==> run A: inputs <==
// battleship
module battleship(
input wire clk,
input wire rst,  
input wire ARDUINO_A0,    
input wire ARDUINO_A1,    
input wire ARDUINO_A2,    
input wire ARDUINO_A3,    
output reg ARDUINO_IO0,   
output reg ARDUINO_IO1,   
output reg ARDUINO_IO2,   
output reg ARDUINO_IO6,   
output reg ARDUINO_IO7,   
output reg ARDUINO_IO8,   
output reg ARDUINO_IO9,   
output reg ARDUINO_IO10,  
output reg ARDUINO_IO11,  
output reg ARDUINO_A4,  
output reg ARDUINO_A5,  
output reg PMOD1_D0_P,  
output reg PMOD1_D0_N,  
output reg PMOD1_D1_P,  
output reg PMOD1_D1_N,  
output reg PMOD1_D2_P,  
output reg PMOD1_D2_N,  
output reg PMOD2_D0_P,  
output reg PMOD2_D0_N,  
output reg PMOD2_D1_P,  
output reg PMOD2_D2_P,  
output reg PMOD2_D2_N,  
output reg PMOD2_D3_P,  
output reg ARDUINO_IO3,   
output reg ARDUINO_IO4,   
output reg ARDUINO_IO5    
);
reg makeBoards;
reg make2DArray;
reg [7:0] playerOneBoard [0:2][0:2];     
reg [1:0] a;  
reg [1:0] b;  
reg [7:0] playerOneSHIPSBoard [0:2][0:2];  
reg [1:0] c;  
reg [1:0] d;  
reg [2:0] numShipsP1;
reg [2:0] hitsP1;
reg [7:0] playerTwoBoard [0:2][0:2];  
reg [1:0] e;  
reg [1:0] f;  
reg [7:0] playerTwoSHIPSBoard [0:2][0:2];  
reg [1:0] g;  
reg [1:0] h;  
reg [2:0] numShipsP2;
reg [2:0] hitsP2;
reg [2:0] playerTurn;
integer i, j;  
reg [3:0] nineStates; 
reg [3:0] nineStates2;
reg [5:0] gameLogicState;
reg [2:0] inputRow;  
reg [2:0] inputCol;  
reg [26:0] customCounter;  
reg customClk; 
reg [26:0] oneSecondCounter;  
reg oneSecondClk; 
reg [1:0] turnOnFirstBoard;
reg [1:0] turnOnSecondBoard;
localparam [26:0] DISP_DIV = 27'd24;
localparam [26:0] GAME_DIV = 27'd1249;
wire customTick    = (customCounter == DISP_DIV) && (customClk == 1'b0);
wire oneSecondTick = (oneSecondCounter == GAME_DIV) && (oneSecondClk == 1'b0);
always@(posedge clk)
begin
if (rst)
    begin
        customClk <= 0;
        customCounter <= 0;
    end
else if (customCounter == DISP_DIV)  
    begin
        customClk <= ~customClk;  
        customCounter <= 0;  
    end
else
    begin
        customCounter <= customCounter + 1;  
    end
end
always@(posedge clk)
begin
if (rst)
    begin
        oneSecondClk <= 0;
        oneSecondCounter <= 0;
    end
else if (oneSecondCounter == GAME_DIV)  
    begin
        oneSecondClk <= ~oneSecondClk;  
        oneSecondCounter <= 0;  
    end
else
    begin
        oneSecondCounter <= oneSecondCounter + 1;  
    end
  ...
Settings: LEC_CHECK=0, CAP_MARGIN=0, CORE_MARGIN=2, CORE_UTILIZATION=70, CTS_CLUSTER_DIAMETER=28, CTS_CLUSTER_SIZE=36, HOLD_SLACK_MARGIN=-0.09, MAX_ROUTING_LAYER=met4, MIN_ROUTING_LAYER=met1, SETUP_SLACK_MARGIN=1.26, SLEW_MARGIN=20; clock period 4.6 ns.
run.sh (not shown) runs the stock make flow with config.mk's settings and CLKGATE_MAP_FILE=.
==> inputs of run P, as changes to run A <==
==> flow/config.mk (replaced) <==
export PLATFORM = sky130hd
export DESIGN_NAME = battleship
export DESIGN_NICKNAME = battleship
export VERILOG_FILES = /design/flow/design.v
export SDC_FILE = /design/flow/constraint.sdc
export NUM_CORES = 4
export LEC_CHECK = 0
export CAP_MARGIN = 20
export CORE_MARGIN = 2
export CORE_UTILIZATION = 40
export SLEW_MARGIN = 20
==> flow/constraint.sdc (replaced) <==
create_clock -name core_clock -period 2.93 [get_ports {clk}]
set_input_delay 0.5860 -clock core_clock [delete_from_list [all_inputs] [get_ports {clk}]]
set_output_delay 0.5860 -clock core_clock [all_outputs]
set_load 0.01 [all_outputs]
==> notes <==
Run A produced a clean layout. Run P ran to the end with violations: setup timing.
Between run P and run A, the lower clock power is in run A (gap 56%, measured against run A).
Of run A and run P, run A has the higher setup slack (gap 1.5 ns).
Clock skew: run A is lower than run P (0.016 ns).
Of run P and run A, run P has the higher total power (gap about 60%, measured against run A).
Of run A and run P, run A has the higher clock-buffer cell count (gap 6).
Cell area: run A is smaller than run P (about 8%).
Of run A and run P, run A has the higher register-to-register slack (gap 1.5 ns).
==> figures <==
                                                                             run P                                   run A
Worst-case vdd ir drop                                                    0.379 mV                                0.333 mV
Area of the multi-input gates                                           5770 sq um                              5590 sq um
Post_cts resized                                                                55                                      25
Area Overhead vs Synth                                                       24.3%                                   14.4%
Most frequent cell on the critical path                                       fa_1                                   inv_2
Worst hold slack                                                          0.463 ns                                0.465 ns
Worst setup margin                                                       -0.517 ns                                 1.02 ns
Worst Setup Slack post-DPL                                               -0.453 ns                                0.746 ns
Buffers, non-clock                                                             127                                      59
Data required, critical path                                               3.23 ns                                 4.91 ns
Status                                                  complete, but fails checks        no timing/DRC/antenna violations
Violated checks                                                       setup timing                                       -
End of the worst register-to-register path  playerTwoSHIPSBoard[8][0]$_SDFFE_PP0P_  playerTwoSHIPSBoard[1][0]$_SDFFE_PP0P_
Launch point of the critical path                         inputCol[1]$_SDFFE_PP0P_                     inputRow[1]$_DFF_P_
Row count                                                                       56                                      42
Worst Reg2Reg Path Length in Cells                                              11                                      14
Power figures rest on the tool's default switching activity, not on a simulated workload.
